==> branch violet: inputs <==
==> flow/design.v (excerpt) <==
module cardinal_router 
#(
    parameter PACKET_SIZE = 64
)
(
    input clk, reset,                     
    output polarity,
    input cwsi,                          
    output cwri,                         
    input [PACKET_SIZE - 1:0] cwdi,      
    input ccwsi,                         
    output ccwri,                        
    input [PACKET_SIZE - 1:0] ccwdi,     
    input pesi,                          
    output peri,                         
    input [PACKET_SIZE - 1:0] pedi,      
    output cwso,                         
    input cwro,                          
    output [PACKET_SIZE - 1:0] cwdo,     
    output ccwso,                        
    input ccwro,                         
    output [PACKET_SIZE - 1:0] ccwdo,    
    output peso,                         
    input pero,                          
    output [PACKET_SIZE - 1:0] pedo      
);
    wire fullCwi0, fullCwi1, fullCcwi0, fullCcwi1, fullPei0, fullPei1;
    wire emptyCwi0, emptyCwi1, emptyCcwi0, emptyCcwi1, emptyPei0, emptyPei1;
    reg rdEnableCwi0, rdEnableCwi1, rdEnableCcwi0, rdEnableCcwi1, rdEnablePei0, rdEnablePei1;
    reg wrEnableCwi0, wrEnableCwi1, wrEnableCcwi0, wrEnableCcwi1, wrEnablePei0, wrEnablePei1;
    wire [PACKET_SIZE - 1:0] dataCwi0, dataCwi1, dataCcwi0, dataCcwi1, dataPei0, dataPei1;
    bufferDepth1 bufCwi0
    (
        .clk(clk),
        .reset(reset),
        .full(fullCwi0),
        .empty(emptyCwi0),
        .rdEnable(rdEnableCwi0),
        .wrEnable(wrEnableCwi0),
        .dataIn(cwdi),
        .dataOut(dataCwi0)
    );
    bufferDepth1 bufCwi1
    (
        .clk(clk),
        .reset(reset),
        .full(fullCwi1),
        .empty(emptyCwi1),
        .rdEnable(rdEnableCwi1),
        .wrEnable(wrEnableCwi1),
        .dataIn(cwdi),
        .dataOut(dataCwi1)
    );
    bufferDepth1 bufCcwi0
    (
        .clk(clk),
        .reset(reset),
        .full(fullCcwi0),
        .empty(emptyCcwi0),
        .rdEnable(rdEnableCcwi0),
        .wrEnable(wrEnableCcwi0),
        .dataIn(ccwdi),
        .dataOut(dataCcwi0)
    );
    bufferDepth1 bufCcwi1
    (
  ...
Settings: LEC_CHECK=0, ABC_AREA=1, CAP_MARGIN=20, CELL_PAD_IN_SITES_GLOBAL_PLACEMENT=2, CORE_ASPECT_RATIO=1.39, CORE_MARGIN=2, CORE_UTILIZATION=40, HOLD_SLACK_MARGIN=0.15, MIN_ROUTING_LAYER=met2, PLACE_DENSITY_LB_ADDON=0.25, SLEW_MARGIN=20, TNS_END_PERCENT=65; clock period 6.22 ns.
run.sh (not shown) runs the stock make flow with config.mk's settings and CLKGATE_MAP_FILE=.
==> inputs of branch zinc, as changes to branch violet <==
--- a/flow/config.mk
+++ b/flow/config.mk
@@ -8,11 +8,14 @@
 export ABC_AREA = 1
 export CAP_MARGIN = 20
-export CELL_PAD_IN_SITES_GLOBAL_PLACEMENT = 2
+export CELL_PAD_IN_SITES_DETAIL_PLACEMENT = 2
+export CELL_PAD_IN_SITES_GLOBAL_PLACEMENT = 1
 export CORE_ASPECT_RATIO = 1.39
-export CORE_MARGIN = 2
+export CORE_MARGIN = 6
 export CORE_UTILIZATION = 40
+export CTS_CLUSTER_SIZE = 66
 export HOLD_SLACK_MARGIN = 0.15
 export MIN_ROUTING_LAYER = met2
 export PLACE_DENSITY_LB_ADDON = 0.25
+export SETUP_SLACK_MARGIN = 0.08
 export SLEW_MARGIN = 20
 export TNS_END_PERCENT = 65
==> inputs of branch pepper, as changes to branch violet <==
==> flow/config.mk (replaced) <==
export PLATFORM = sky130hd
export DESIGN_NAME = cardinal_router
export DESIGN_NICKNAME = cardinal_router
export VERILOG_FILES = /design/flow/design.v
export SDC_FILE = /design/flow/constraint.sdc
export NUM_CORES = 4
export LEC_CHECK = 0
export CAP_MARGIN = 20
export CORE_MARGIN = 2
export CORE_UTILIZATION = 67
export CTS_CLUSTER_SIZE = 37
export SETUP_SLACK_MARGIN = 0.52
export SLEW_MARGIN = 20
==> flow/constraint.sdc (replaced) <==
create_clock -name core_clock -period 2.0 [get_ports {clk}]
set_input_delay 0.4000 -clock core_clock [delete_from_list [all_inputs] [get_ports {clk}]]
set_output_delay 0.4000 -clock core_clock [all_outputs]
set_load 0.01 [all_outputs]
==> inputs of branch cedar, as changes to branch violet <==
==> flow/config.mk (replaced) <==
export PLATFORM = sky130hd
export DESIGN_NAME = cardinal_router
export DESIGN_NICKNAME = cardinal_router
export VERILOG_FILES = /design/flow/design.v
export SDC_FILE = /design/flow/constraint.sdc
export NUM_CORES = 4
export LEC_CHECK = 0
export CAP_MARGIN = 20
export CORE_MARGIN = 2
export CORE_UTILIZATION = 40
export GPL_TIMING_DRIVEN = 0
export HOLD_SLACK_MARGIN = 0.07
export SLEW_MARGIN = 20
==> flow/constraint.sdc (replaced) <==
create_clock -name core_clock -period 4.0 [get_ports {clk}]
set_input_delay 0.8000 -clock core_clock [delete_from_list [all_inputs] [get_ports {clk}]]
set_output_delay 0.8000 -clock core_clock [all_outputs]
set_load 0.01 [all_outputs]
==> notes <==
Branch pepper ended with an error in global routing with GRT-0232. Branch cedar completed and failed the layout checks on setup timing. Branch zinc did not get past clock tree synthesis with DPL-0033. Branch violet went through all stages and came out clean. In branch cedar the power is larger than in branch violet, by about 40%. Between branch cedar and branch violet, the lower combinational power is in branch cedar (gap about 6%, measured against branch violet). Clock skew: branch cedar is higher than branch violet (0.0031 ns). Of branch violet and branch cedar, branch cedar has the higher sequential power (gap 33%, measured against branch cedar). Cell area: branch violet is higher than branch cedar (5.2%). Between branch cedar and branch violet, the lower critical path depth is in branch violet (gap 2). Between branch violet and branch cedar, the lower clock power is in branch violet (gap about 35%, measured against branch cedar). Between branch violet and branch cedar, the lower sequential share of layout area is in branch violet (gap 1.9 points). Between branch violet and branch cedar, the lower hold slack is in branch violet (gap 0.0022 ns).

* * *

==> run M <==
Starting RTL as in the previous note.
// cardinal_router
module cardinal_router 
#(
    parameter PACKET_SIZE = 64
)
(
    input clk, reset,                     
    output polarity,
    input cwsi,                          
    output cwri,                         
    input [PACKET_SIZE - 1:0] cwdi,      
    input ccwsi,                         
    output ccwri,                        
    input [PACKET_SIZE - 1:0] ccwdi,     
    input pesi,                          
    output peri,                         
    input [PACKET_SIZE - 1:0] pedi,      
    output cwso,                         
    input cwro,                          
    output [PACKET_SIZE - 1:0] cwdo,     
    output ccwso,                        
    input ccwro,                         
    output [PACKET_SIZE - 1:0] ccwdo,    
    output peso,                         
    input pero,                          
    output [PACKET_SIZE - 1:0] pedo      
);
clock: 1.65 ns
lec_check: 0
abc_area: 1
cap_margin: 0
core_margin: 2
core_utilization: 70
cts_cluster_size: 50
hold_slack_margin: 0.29
setup_slack_margin: 0.48
slew_margin: 20
==> run P: changes against run M <==
--- a/flow/config.mk
+++ b/flow/config.mk
@@ -7,9 +7,7 @@
 export LEC_CHECK = 0
-export ABC_AREA = 1
-export CAP_MARGIN = 0
+export CAP_MARGIN = 20
 export CORE_MARGIN = 2
 export CORE_UTILIZATION = 70
-export CTS_CLUSTER_SIZE = 50
-export HOLD_SLACK_MARGIN = 0.29
-export SETUP_SLACK_MARGIN = 0.48
+export CTS_CLUSTER_SIZE = 37
+export SETUP_SLACK_MARGIN = 0.63
 export SLEW_MARGIN = 20
==> flow/constraint.sdc (replaced) <==
create_clock -name core_clock -period 2.53 [get_ports {clk}]
set_input_delay 0.5060 -clock core_clock [delete_from_list [all_inputs] [get_ports {clk}]]
set_output_delay 0.5060 -clock core_clock [all_outputs]
set_load 0.01 [all_outputs]
==> comparison table <==
Status: run M did not finish; run P did not finish
Stage where the flow stopped: run M 5_1_grt; run P 4_1_cts
Fp_density: run M 70.4%; run P 70.5%
Routability-driven placement congestion ratio: run M 0.903; run P 0.864
Share of the synthesized area in the top cell type: run M 43.4%; run P 47.8%
Floorplan die width: run M 231 um; run P 220 um
Placed instance count: run M 6653; run P 4443
Post-detailed-placement half-perimeter wirelength: run M 75300 um; run P 63800 um
Share of cell area taken by muxes after synthesis: run M 0%; run P 16.5%
Sequential-to-total area share from yosys stat: run M 43.4%; run P 47.8%
Floorplan row count: run M 83; run P 79
Die Footprint: run M 0.0532 mm^2; run P 0.0483 mm^2
Post-Place Cell Area: run M 0.0427 mm^2; run P 0.0383 mm^2
Mean post-synth cell area: run M 6.30 um^2; run P 8.93 um^2
Die height: run M 231 um; run P 220 um
Power is estimated from default activity; no workload was simulated.
